## cpu
module cpu(clk, reset, s, load, in, out, N, V, Z, w);
    input clk, reset, s, load;
    input [15:0] in;
    output [15:0] out;
    output reg N, V, Z, w;
    parameter Swait = 4'b0000, Sdecode = 4'b0001, SgetA = 4'b0010, SgetB = 4'b0011, Swrite = 4'b0100, Srewrite = 4'b0101, Salu = 4'b0110, Sshift = 4'b0111, Sloadout = 4'b1000;
    wire [15:0] decoder_in;
    reg [1:0] op, shift;
    reg [15:0] sximm5, sximm8;
    reg [2:0] opcode, readnum, writenum;
    reg [3:0] state;
    reg [2:0] nsel;
    reg [1:0] vsel;
    reg loada, loadb, asel, bsel, loadc, loads, write;
    wire [2:0] Z_out;
    vDFFE #(16) Instruct_Reg(clk, load, in, decoder_in);
    always@(*) begin
        op = decoder_in[12:11];
        sximm5 = { {11{decoder_in[4]}}, decoder_in[4:0] };
        sximm8 = { {8{decoder_in[7]}}, decoder_in[7:0] };
        shift = decoder_in[4:3];
        opcode = decoder_in[15:13];
    end
    always@(*)begin
       case(nsel)
            3'b001: begin
                readnum = decoder_in[2:0];
                writenum = decoder_in[2:0];
            end  
            3'b010: begin
                readnum = decoder_in[7:5];
                writenum = decoder_in[7:5];
            end  
            3'b100: begin
                readnum = decoder_in[10:8];
                writenum = decoder_in[10:8];
            end  
            default: {readnum, writenum} = 3'b0;
        endcase 
    end
  ...
make LEC_CHECK=0 ABC_AREA=1 CAP_MARGIN=15 CELL_PAD_IN_SITES_GLOBAL_PLACEMENT=1 CORE_MARGIN=2 CORE_UTILIZATION=69 CTS_CLUSTER_SIZE=30 MAX_ROUTING_LAYER=met5 PLACE_DENSITY_LB_ADDON=0.16 SETUP_SLACK_MARGIN=1.56 SLEW_MARGIN=20 TNS_END_PERCENT=20 finish   # period 8.0 ns
run.sh (not shown) runs the stock make flow with config.mk's settings and CLKGATE_MAP_FILE=.
The starting point ended with an error in global placement without I/O with FLW-0024.
Change:
==> flow/config.mk (replaced) <==
export PLATFORM = sky130hd
export DESIGN_NAME = cpu
export DESIGN_NICKNAME = cpu
export VERILOG_FILES = /design/flow/design.v
export SDC_FILE = /design/flow/constraint.sdc
export NUM_CORES = 4
export LEC_CHECK = 0
export CAP_MARGIN = 20
export CORE_MARGIN = 2
export CORE_UTILIZATION = 72
export SLEW_MARGIN = 20
==> flow/constraint.sdc (replaced) <==
create_clock -name core_clock -period 4.95 [get_ports {clk}]
set_input_delay 0.9900 -clock core_clock [delete_from_list [all_inputs] [get_ports {clk}]]
set_output_delay 0.9900 -clock core_clock [all_outputs]
set_load 0.01 [all_outputs]
This time the run went through all stages and came out clean.
Die size goes down by 1.9%.
Synthesized cell count goes down by 7.3%.
Area after synthesis goes up by about 2.3%.


== build 70 ==
The RTL this note starts from:
==> flow/design.v <==
module vDFFE(clk, load, in, out);
  parameter n=1;
  input clk, load;
  input [n-1:0] in;
  output [n-1:0] out;
  reg [n-1:0] out;
  reg [n-1:0] vDFF_in;
  always@(*)
    vDFF_in = (load) ? in : out;
  always @(posedge clk)
    out <= vDFF_in;
endmodule
module shifter(in, shift, sout);
	input [15:0] in;
	input [1:0] shift;
	output reg [15:0] sout;
	always@(*) begin
		case(shift)
			2'b00: sout = in;
			2'b01: sout = in << 1;
			2'b10: sout = in >> 1;
			2'b11: begin
				sout = in >> 1;
				sout[15] = in[15];
			end
			default: sout = in;
		endcase
	end
endmodule
module ALU(Ain, Bin, ALUop, out, Z);
	input [15:0] Ain, Bin;
	input [1:0] ALUop;
	output reg Z;
	output reg [15:0] out;
	always@(*) begin
		casex(ALUop)
			2'b00: out = Ain + Bin;
			2'b01: out = Ain - Bin;
			2'b10: out = Ain & Bin;
			2'b11: out = ~Bin;
			default: out = 16'bxxxxxxxxxxxxxxxx;
		endcase
		Z = (out == 16'b0) ? 1'b1 : 1'b0;
	end
endmodule
module regfile(data_in, writenum, write, readnum, clk, data_out);
	input [15:0] data_in;
	input [2:0] writenum, readnum;
	input write, clk;
	output reg [15:0] data_out;
	reg [7:0] writenum_out, readnum_out;
	reg [15:0] R0, R1, R2, R3, R4, R5, R6, R7;
	always@(*) begin
		writenum_out = 8'b0;
		case(writenum)
			3'b000: writenum_out[0] = 1'b1;
			3'b001: writenum_out[1] = 1'b1;
			3'b010: writenum_out[2] = 1'b1;
			3'b011: writenum_out[3] = 1'b1;
			3'b100: writenum_out[4] = 1'b1;
			3'b101: writenum_out[5] = 1'b1;
			3'b110: writenum_out[6] = 1'b1;
			3'b111: writenum_out[7] = 1'b1;
			default: writenum_out = 8'b0;
		endcase
	end
	always@(posedge clk) begin
		if(write) begin
			case(writenum_out)
				8'b00000001: R0 <= data_in;
				8'b00000010: R1 <= data_in;
				8'b00000100: R2 <= data_in;
				8'b00001000: R3 <= data_in;
				8'b00010000: R4 <= data_in;
				8'b00100000: R5 <= data_in;
				8'b01000000: R6 <= data_in;
				8'b10000000: R7 <= data_in;
				default: {R0, R1, R2, R3, R4, R5, R6, R7} <= {8'b0, 8'b0, 8'b0, 8'b0, 8'b0, 8'b0, 8'b0, 8'b0};
			endcase
		end
	end
	always@(*) begin
		readnum_out = 8'b0;
		case(readnum)
			3'b000: readnum_out[0] = 1'b1;
			3'b001: readnum_out[1] = 1'b1;
			3'b010: readnum_out[2] = 1'b1;
			3'b011: readnum_out[3] = 1'b1;
			3'b100: readnum_out[4] = 1'b1;
			3'b101: readnum_out[5] = 1'b1;
			3'b110: readnum_out[6] = 1'b1;
			3'b111: readnum_out[7] = 1'b1;
			default: readnum_out = 8'b0;
		endcase
	end
	always@(*) begin
		case(readnum_out)
			8'b00000001: data_out = R0;
			8'b00000010: data_out = R1;
			8'b00000100: data_out = R2;
			8'b00001000: data_out = R3;
			8'b00010000: data_out = R4;
			8'b00100000: data_out = R5;
			8'b01000000: data_out = R6;
			8'b10000000: data_out = R7;
			default: data_out = 16'b0;
		endcase
	end
endmodule
module datapath(clk,readnum,vsel,loada,loadb,shift,asel,bsel,ALUop,loadc,loads,writenum,write,mdata,PC,sximm5,sximm8,Z_out,datapath_out);
  input clk;
  input [2:0] readnum, writenum;
  input [1:0] ALUop, shift;
  input write, loada, loadb, asel, bsel, loadc, loads;
  input [1:0] vsel;
  input [15:0] sximm5, sximm8, mdata;
  input [7:0] PC;
  output [15:0] datapath_out;
  output [2:0] Z_out;
  wire [15:0] data_out;
  wire [15:0] out;
  wire [15:0] sout;
  wire Z;
  wire [15:0] in;
  wire [15:0] in_loadA;
  wire [15:0] datapath_out;
  wire [2:0] Z_out;
  reg [15:0] data_in;
  reg [15:0] Ain;
  reg [15:0] Bin;
  reg [2:0] status_in;
  regfile REGFILE(.data_in(data_in),.writenum(writenum),.write(write),.readnum(readnum),.clk(clk),.data_out(data_out));
  ALU U2(.Ain(Ain),.Bin(Bin),.ALUop(ALUop),.out(out),.Z(Z));
  shifter U1(.in(in),.shift(shift),.sout(sout));
  always@(*)begin   
    case(vsel)
      2'b00: data_in = datapath_out;
      2'b01: data_in = {8'b0, PC};
      2'b10: data_in = sximm8;
      2'b11: data_in = mdata;
      default: data_in = 16'b0;
    endcase
  end
  always@(*)begin
    if(asel == 1'b1)  
      Ain = 16'b0000000000000000;
    else
      Ain = in_loadA;
  end
  always@(*)begin
    if(bsel == 1'b1)  
      Bin = sximm5;
    else
      Bin = sout;
  end
  always@(*) begin
    status_in[2] = (Ain[15]^Bin[15]) ? 0 : (out[15]^Ain[15]);
    status_in[1] = out[15];
    status_in[0] = Z;
  end
  vDFFE #(16) A(clk, loada, data_out, in_loadA);
  vDFFE #(16) B(clk, loadb, data_out, in);
  vDFFE #(16) C(clk, loadc, out, datapath_out);
  vDFFE #(3) STATUS(clk, loads, status_in, Z_out);
endmodule
module cpu(clk, reset, s, load, in, out, N, V, Z, w);
    input clk, reset, s, load;
    input [15:0] in;
    output [15:0] out;
    output reg N, V, Z, w;
    parameter Swait = 4'b0000, Sdecode = 4'b0001, SgetA = 4'b0010, SgetB = 4'b0011, Swrite = 4'b0100, Srewrite = 4'b0101, Salu = 4'b0110, Sshift = 4'b0111, Sloadout = 4'b1000;
    wire [15:0] decoder_in;
    reg [1:0] op, shift;
    reg [15:0] sximm5, sximm8;
    reg [2:0] opcode, readnum, writenum;
    reg [3:0] state;
    reg [2:0] nsel;
    reg [1:0] vsel;
    reg loada, loadb, asel, bsel, loadc, loads, write;
    wire [2:0] Z_out;
    vDFFE #(16) Instruct_Reg(clk, load, in, decoder_in);
    always@(*) begin
        op = decoder_in[12:11];
        sximm5 = { {11{decoder_in[4]}}, decoder_in[4:0] };
        sximm8 = { {8{decoder_in[7]}}, decoder_in[7:0] };
        shift = decoder_in[4:3];
        opcode = decoder_in[15:13];
    end
    always@(*)begin
       case(nsel)
            3'b001: begin
                readnum = decoder_in[2:0];
                writenum = decoder_in[2:0];
            end  
            3'b010: begin
                readnum = decoder_in[7:5];
                writenum = decoder_in[7:5];
            end  
            3'b100: begin
                readnum = decoder_in[10:8];
                writenum = decoder_in[10:8];
            end  
            default: {readnum, writenum} = 3'b0;
        endcase 
    end
    reg [3:0] state_t;
    reg w_t;
    reg [2:0] nsel_t;
    reg [1:0] vsel_t;
    reg loada_t, loadb_t, asel_t, bsel_t, loadc_t, loads_t, write_t;
    always @(posedge clk) begin
        {state_t, w_t, nsel_t, vsel_t} = {state, w, nsel, vsel};
        {loada_t, loadb_t, asel_t, bsel_t, loadc_t, loads_t, write_t} = {loada, loadb, asel, bsel, loadc, loads, write};
        if(reset == 1'b1) {w_t, state_t} = {1'b1, Swait};
        else begin
            case(state_t)
                Sdecode: begin
                    if(opcode == 3'b110 && op == 2'b10) {w_t, state_t} = {1'b0, Swrite};
                    else {w_t, state_t} = {1'b0, SgetA};
                end
                Swrite: state_t = Swait;
                Swait: begin 
                    state_t = (s == 1'b1) ? Sdecode : Swait;
                    w_t = ~s;
                end
                SgetA: state_t = SgetB;
                SgetB: begin
                    if(opcode == 3'b110 && op == 2'b0) state_t = Sshift;
                    else if(opcode == 3'b101) state_t = Salu;
                end
                Salu: state_t = Sloadout;
                Sshift: state_t = Sloadout;
                Sloadout: state_t = Srewrite;
                Srewrite: state_t = Swait;
                default: {state_t, w_t} = {Swait, 1'b1};
            endcase
        end
        case(state_t)
            SgetA: {nsel_t, loada_t, loadb_t} = {3'b100, 1'b1, 1'b0};
            SgetB: {nsel_t, loadb_t, loada_t} = {3'b001, 1'b1, 1'b0};
            Salu: {asel_t, bsel_t} = {1'b0, 1'b0};
            Sshift: {asel_t, bsel_t} = {1'b1, 1'b0};
            Sloadout: {loadc_t, loads_t} = {1'b1, 1'b1};
            Srewrite: {vsel_t, nsel_t, write_t} = {2'b0, 3'b010, 1'b1};
            Swrite: {vsel_t, nsel_t, write_t} = {2'b10, 3'b100, 1'b1};
            default: begin 
                {nsel_t, vsel_t} = {3'b0, 2'b0};
                {loada_t, loadb_t, loadc_t, loads_t, asel_t, bsel_t, write_t} = 1'b0;
            end
        endcase
        {state, w, nsel, vsel} <= {state_t, w_t, nsel_t, vsel_t};
        {loada, loadb, asel, bsel, loadc, loads, write} <= {loada_t, loadb_t, asel_t, bsel_t, loadc_t, loads_t, write_t};
    end
    datapath DP(
        .clk(clk), 
        .readnum(readnum), 
        .vsel(vsel), 
        .loada(loada), 
        .loadb(loadb), 
        .shift(shift),
        .asel(asel),
        .bsel(bsel),
        .ALUop(op),
        .loadc(loadc),
        .loads(loads),
        .writenum(writenum),
        .write(write),
        .mdata(16'b0),
        .PC(8'b0),
        .sximm5(sximm5),
        .sximm8(sximm8),
        .Z_out(Z_out),
        .datapath_out(out)
    );
    always @(*) begin
        V = Z_out[2];
        N = Z_out[1];
        Z = Z_out[0];
    end
endmodule
export LEC_CHECK = 0
export CAP_MARGIN = 35
export CELL_PAD_IN_SITES_DETAIL_PLACEMENT = 0
export CELL_PAD_IN_SITES_GLOBAL_PLACEMENT = 3
export CORE_MARGIN = 2
export CORE_UTILIZATION = 40
export CTS_CLUSTER_DIAMETER = 148
export GPL_TIMING_DRIVEN = 0
export HOLD_SLACK_MARGIN = 0.14
export SETUP_SLACK_MARGIN = 1.47
export SLEW_MARGIN = 20
export TNS_END_PERCENT = 90
create_clock -name core_clock -period 5.72 [get_ports {clk}]
Per the final summary, build 70 finished and its layout is clean on timing, DRC and antenna.
Input-level comparison between build 5 and build 70:
- clearing CTS_CLUSTER_DIAMETER, which used to be 148
- swapping 35 for 0 in CAP_MARGIN
- clearing HOLD_SLACK_MARGIN, which used to be 0.14
- swapping 3 for 1 in CELL_PAD_IN_SITES_GLOBAL_PLACEMENT
- clearing CELL_PAD_IN_SITES_DETAIL_PLACEMENT, which used to be 0
- clearing TNS_END_PERCENT, which used to be 90
- clearing SETUP_SLACK_MARGIN, which used to be 1.47
- putting MAX_ROUTING_LAYER at met4 where nothing was set
- clearing GPL_TIMING_DRIVEN, which used to be 0
- swapping 5.72 for 8.0 in the clock period (ns, I/O delays scaled along)
Results
Compared with build 70, the router placed fewer vias in build 5.
Diff build 70 -> build 5 | mean routed wirelength per cell | up slightly
Global-route track usage on met1 (build 5 over build 70): decrease, 1.1 points
The fraction of cell area in non-clock buffers reported for build 5 is smaller than that of build 70 by 3.8 points.
On worst hold margin, the higher figure sits with build 5, not build 70.
Diff build 70 -> build 5 | met1 layer wirelength in the final routing | down slightly
Sort build 5 and build 70 by number of clock buffers in the layout asc -> top: build 70
Per the comparison of build 5 with build 70, met3 track demand over resource has increased; initial detailed-routing violation count went up 135.
Relative to build 5, the following input files were edited for build 41:
- setting ABC_AREA to 1 for the first time
- setting GPL_TIMING_DRIVEN to 0 for the first time
- changing CAP_MARGIN from 0 to 25
- setting TNS_END_PERCENT to 40 for the first time
- changing MAX_ROUTING_LAYER from met4 to met5
- changing CORE_UTILIZATION from 40 to 69
- setting SETUP_SLACK_MARGIN to 1.56 for the first time
- setting CTS_CLUSTER_SIZE to 30 for the first time
- setting PLACE_DENSITY_LB_ADDON to 0.16 for the first time
--- outcome ---
Build 5 ran to completion and came out clean on the timing, design-rule and antenna checks.
Build 41: it failed during global placement without I/O (3_1_place_gp_skip_io), and the tool reported FLW-0024.
Cmp build 41 vs build 5: proportion of synthesized chip area in sequential cells higher in build 41
Taking build 41 over build 5, the net count entering floorplan ratio works out to 1.08.
Higher instance count of the mapped netlist goes to build 41 over build 5.
Changes observed in build 41 relative to build 5: height of the die lower; synthesized area fell by 230 sq um.
Build 41 ends up with a die area that is 0.012 sq mm lower than in build 5.
Summary — yosys synthesis chip area, build 41 relative to build 5: lower, by 2.2%.
In terms of flip-flop and latch count after synthesis, build 5 and build 41 differ only marginally.


// cpu: RTL as listed in full above, without the edits since
==> flow/config.mk <==
export PLATFORM = sky130hd
export DESIGN_NAME = cpu
export DESIGN_NICKNAME = cpu
export VERILOG_FILES = /design/flow/design.v
export SDC_FILE = /design/flow/constraint.sdc
export NUM_CORES = 4
export LEC_CHECK = 0
export ABC_AREA = 1
export CAP_MARGIN = 20
export CORE_MARGIN = 2
export CORE_UTILIZATION = 72
export PLACE_DENSITY_LB_ADDON = 0.19
export SLEW_MARGIN = 20
export TNS_END_PERCENT = 5
==> flow/constraint.sdc <==
create_clock -name core_clock -period 3.13 [get_ports {clk}]
set_input_delay 0.6260 -clock core_clock [delete_from_list [all_inputs] [get_ports {clk}]]
set_output_delay 0.6260 -clock core_clock [all_outputs]
set_load 0.01 [all_outputs]
The starting point produced a layout that fails on negative setup slack.
Edit:
==> flow/config.mk (replaced) <==
export PLATFORM = sky130hd
export DESIGN_NAME = cpu
export DESIGN_NICKNAME = cpu
export VERILOG_FILES = /design/flow/design.v
export SDC_FILE = /design/flow/constraint.sdc
export NUM_CORES = 4
export LEC_CHECK = 0
export CAP_MARGIN = 20
export CORE_MARGIN = 2
export CORE_UTILIZATION = 67
export SLEW_MARGIN = 20
==> flow/constraint.sdc (replaced) <==
create_clock -name core_clock -period 5.13 [get_ports {clk}]
set_input_delay 1.0260 -clock core_clock [delete_from_list [all_inputs] [get_ports {clk}]]
set_output_delay 1.0260 -clock core_clock [all_outputs]
set_load 0.01 [all_outputs]
Effect:
- The new run finished clean
- global-route usage goes down by 14 points
- power goes down by 46%
- area after synthesis goes up by 2.3%
- setup slack is better by 1600 ps
- maximum frequency goes down by 7.9%
Edit:
--- a/flow/config.mk
+++ b/flow/config.mk
@@ -6,6 +6,7 @@
 export NUM_CORES = 4
 export LEC_CHECK = 0
+export ABC_AREA = 1
 export CAP_MARGIN = 20
 export CORE_MARGIN = 2
-export CORE_UTILIZATION = 67
+export CORE_UTILIZATION = 72
 export SLEW_MARGIN = 20
==> flow/constraint.sdc (replaced) <==
create_clock -name core_clock -period 3.13 [get_ports {clk}]
set_input_delay 0.6260 -clock core_clock [delete_from_list [all_inputs] [get_ports {clk}]]
set_output_delay 0.6260 -clock core_clock [all_outputs]
set_load 0.01 [all_outputs]
Effect:
- The changed run completed, yet does not pass: negative setup slack
- global-route usage grows by 10 points
- die area falls by a little under a tenth
- total power goes up by well over a third
- clock-buffer cell count fell by 3
Edit:
--- a/flow/config.mk
+++ b/flow/config.mk
@@ -6,7 +6,7 @@
 export NUM_CORES = 4
 export LEC_CHECK = 0
-export ABC_AREA = 1
 export CAP_MARGIN = 20
 export CORE_MARGIN = 2
-export CORE_UTILIZATION = 72
+export CORE_UTILIZATION = 68
+export SETUP_SLACK_MARGIN = 0.99
 export SLEW_MARGIN = 20
==> flow/constraint.sdc (replaced) <==
create_clock -name core_clock -period 4.19 [get_ports {clk}]
set_input_delay 0.8380 -clock core_clock [delete_from_list [all_inputs] [get_ports {clk}]]
set_output_delay 0.8380 -clock core_clock [all_outputs]
set_load 0.01 [all_outputs]
The new run finished with negative setup slack left.
Global-route usage came out lower by 5.4 points.
Non-clock buffer count came out lower by 33.
Setup slack is better by 460 ps.
Clock power came out lower by 24%.
Core utilization came out lower by 6.4 points.
Routed wire length came out lower by 10%.
Power came out lower by about 24%.
Power figures rest on the tool's default switching activity, not on a simulated workload.
